== v40 ==
Design fifo, start of the top module:
module fifo #(
    parameter DATA_WIDTH = 16,
    parameter DEPTH = 64, 
    parameter ALMOST_FULL_THRESH = 56,
    parameter ALMOST_EMPTY_THRESH = 8
)(
    input                   clk,
    input                   rst_n,        
    input                   wr_en,
    input  [DATA_WIDTH-1:0] wr_data,
    input                   rd_en,
    output reg [DATA_WIDTH-1:0] rd_data,
    output                  full,
    output                  empty,
    output                  almost_full,
    output                  almost_empty,
    output                  overflow_err,
    output                  underflow_err,
    output [DATA_WIDTH-1:0] fifo_count
);
For scale: roughly 2000 cells after synthesis, about 58 I/O pins, roughly 41000 um^2 of cells after synthesis.
clock: 2.28 ns
lec_check: 0
abc_area: 0
cap_margin: 20
cell_pad_in_sites_detail_placement: 0
cell_pad_in_sites_global_placement: 1
core_margin: 4
core_utilization: 57
cts_cluster_diameter: 126
gpl_routability_driven: 0
place_density_lb_addon: 0.14
setup_slack_margin: 0.39
slew_margin: 20
tns_end_percent: 95
run.sh (not shown) runs the stock make flow with config.mk's settings and CLKGATE_MAP_FILE=.
v40: flow complete, layout not clean; failing: setup timing
Modified inputs, v43 compared to v40
- swapping 0 for 1 in ABC_AREA
- swapping 4 for 2 in CORE_MARGIN
- clearing CTS_CLUSTER_DIAMETER, which used to be 126
- swapping 0.39 for 0.63 in SETUP_SLACK_MARGIN
### Flow results
No stage failed in v43, and the final checks on the layout all came back clean.
Taking v40 as the reference, in v43 summed negative setup slack over all endpoints moved up, global-route usage moved up, max capacitance violation total level, leakage dissipation moved up, area after synthesis moved up.
v40 → v43: clock power rose about 2%, via total after detailed routing shows an increase of 9555, first-pass GRT wire length up 36000 um, peak supply drop shows an increase of 40%.
Cell count of v43 exceeds that of v40 by more than half.
Input-level comparison between v14 and v43:
- removing CELL_PAD_IN_SITES_DETAIL_PLACEMENT (formerly 0)
- removing PLACE_DENSITY_LB_ADDON (formerly 0.14)
- removing TNS_END_PERCENT (formerly 95)
- removing GPL_ROUTABILITY_DRIVEN (formerly 0)
- removing SETUP_SLACK_MARGIN (formerly 0.63)
- setting PLACE_DENSITY to 0.6 for the first time
- removing ABC_AREA (formerly 1)
- changing CORE_UTILIZATION from 57 to 39
- removing CELL_PAD_IN_SITES_GLOBAL_PLACEMENT (formerly 1)
- changing the clock period (ns, I/O delays scaled along) from 2.28 to 3.12
==> results <==
- Looking at the reports, v14 completed the entire flow and the layout it produced met the timing, DRC and antenna checks.
- Number of cells produced by synthesis on v14 is down relative to v43.
- v14: count of multi-input combinational gates 1644 below v43
- Compared with v43, v14 shows total power of the final layout lower by 31 mW.
- Compared with v43, in v14 chip area went up by 33%; final cell count went down by 33%; flop count was more or less identical.
- Compare v14 and v43 | final setup slack of the worst path lower: v43
- In v14 the count of clock-buffer cells in the layout turned out 9 lower than in v43.
- Compared with v43, v14 ends up with less cell area.

lane 1:
fifo again, from the RTL that the note above started with.
Settings: LEC_CHECK=0, ABC_AREA=1, CAP_MARGIN=20, CELL_PAD_IN_SITES_DETAIL_PLACEMENT=0, CELL_PAD_IN_SITES_GLOBAL_PLACEMENT=0, CORE_ASPECT_RATIO=1.06, CORE_MARGIN=2, CORE_UTILIZATION=66, SETUP_SLACK_MARGIN=-0.17, SLEW_MARGIN=20; clock period 2.28 ns.
In lane 1 the implementation ran to completion but is not tape-out ready, as the final checks report setup timing.
Inputs modified between lane 1 and lane 2:
Settings: an added CTS_CLUSTER_SIZE of 71; a deleted CORE_ASPECT_RATIO that had been 1.06; a change of CORE_UTILIZATION from 66 to 70; a deleted CELL_PAD_IN_SITES_DETAIL_PLACEMENT that had been 0; a deleted SETUP_SLACK_MARGIN that had been -0.17; an added PLACE_DENSITY of 0.6; a deleted CELL_PAD_IN_SITES_GLOBAL_PLACEMENT that had been 0; a change of the clock period (ns, I/O delays scaled along) from 2.28 to 1.73.
[flow] lane 2 | stages: complete | final checks: fail | reason: setup timing. Of the two values seen for worst setup path endpoint, rd_data[15]$_DFFE_PN0P_ was produced by lane 1 and rd_data[8]$_DFFE_PN0P_ by lane 2. Of lane 1 and lane 2, the lower via count belongs to lane 1. From lane 1 to lane 2 the numbers moved as follows: first-pass GRT wire length went up 5.2%, sequential power now sits higher. Logic share of the area (higher): lane 2.
Input-level comparison between lane 3 and lane 2:
Settings: a change of CAP_MARGIN from 20 to 15; an added CTS_CLUSTER_DIAMETER of 374; a change of CTS_CLUSTER_SIZE from 71 to 14; an added SETUP_SLACK_MARGIN of -0.18; a deleted ABC_AREA that had been 1; a change of the clock period (ns, I/O delays scaled along) from 1.73 to 1.84.
==> comparison <==
- Every stage of lane 3 finished as expected; the final checks, on the other hand, flagged setup timing, which means the layout fails.
- Non-clock buffer count, lane 3 vs lane 2: down by a few percent
- Compared to lane 2, lane 3 has register-to-register slack 0.32 ns lower.
- [compare] base=lane 2 new=lane 3: area added between synthesis and finish fell 2.2 points, worst clock skew shrank by 0.0086 ns, power density relative to cell area lower, number of antenna repair diodes moved up.
- For the fraction of the cycle the final worst path needs, lane 3 came in 15 points higher than lane 2 did.
- Lane 3 vs lane 2, end point of the critical path: count[4]$_DFFE_PN0P_ vs rd_data[8]$_DFFE_PN0P_
- Diff lane 2 -> lane 3 | vertical extent of the die | decrease of about 4.3%
- Diff lane 2 -> lane 3: area of all placed cells without fillers -5600 sq um, length of routed met2 wiring -7.7 mm.
Power is estimated from default activity; no workload was simulated.
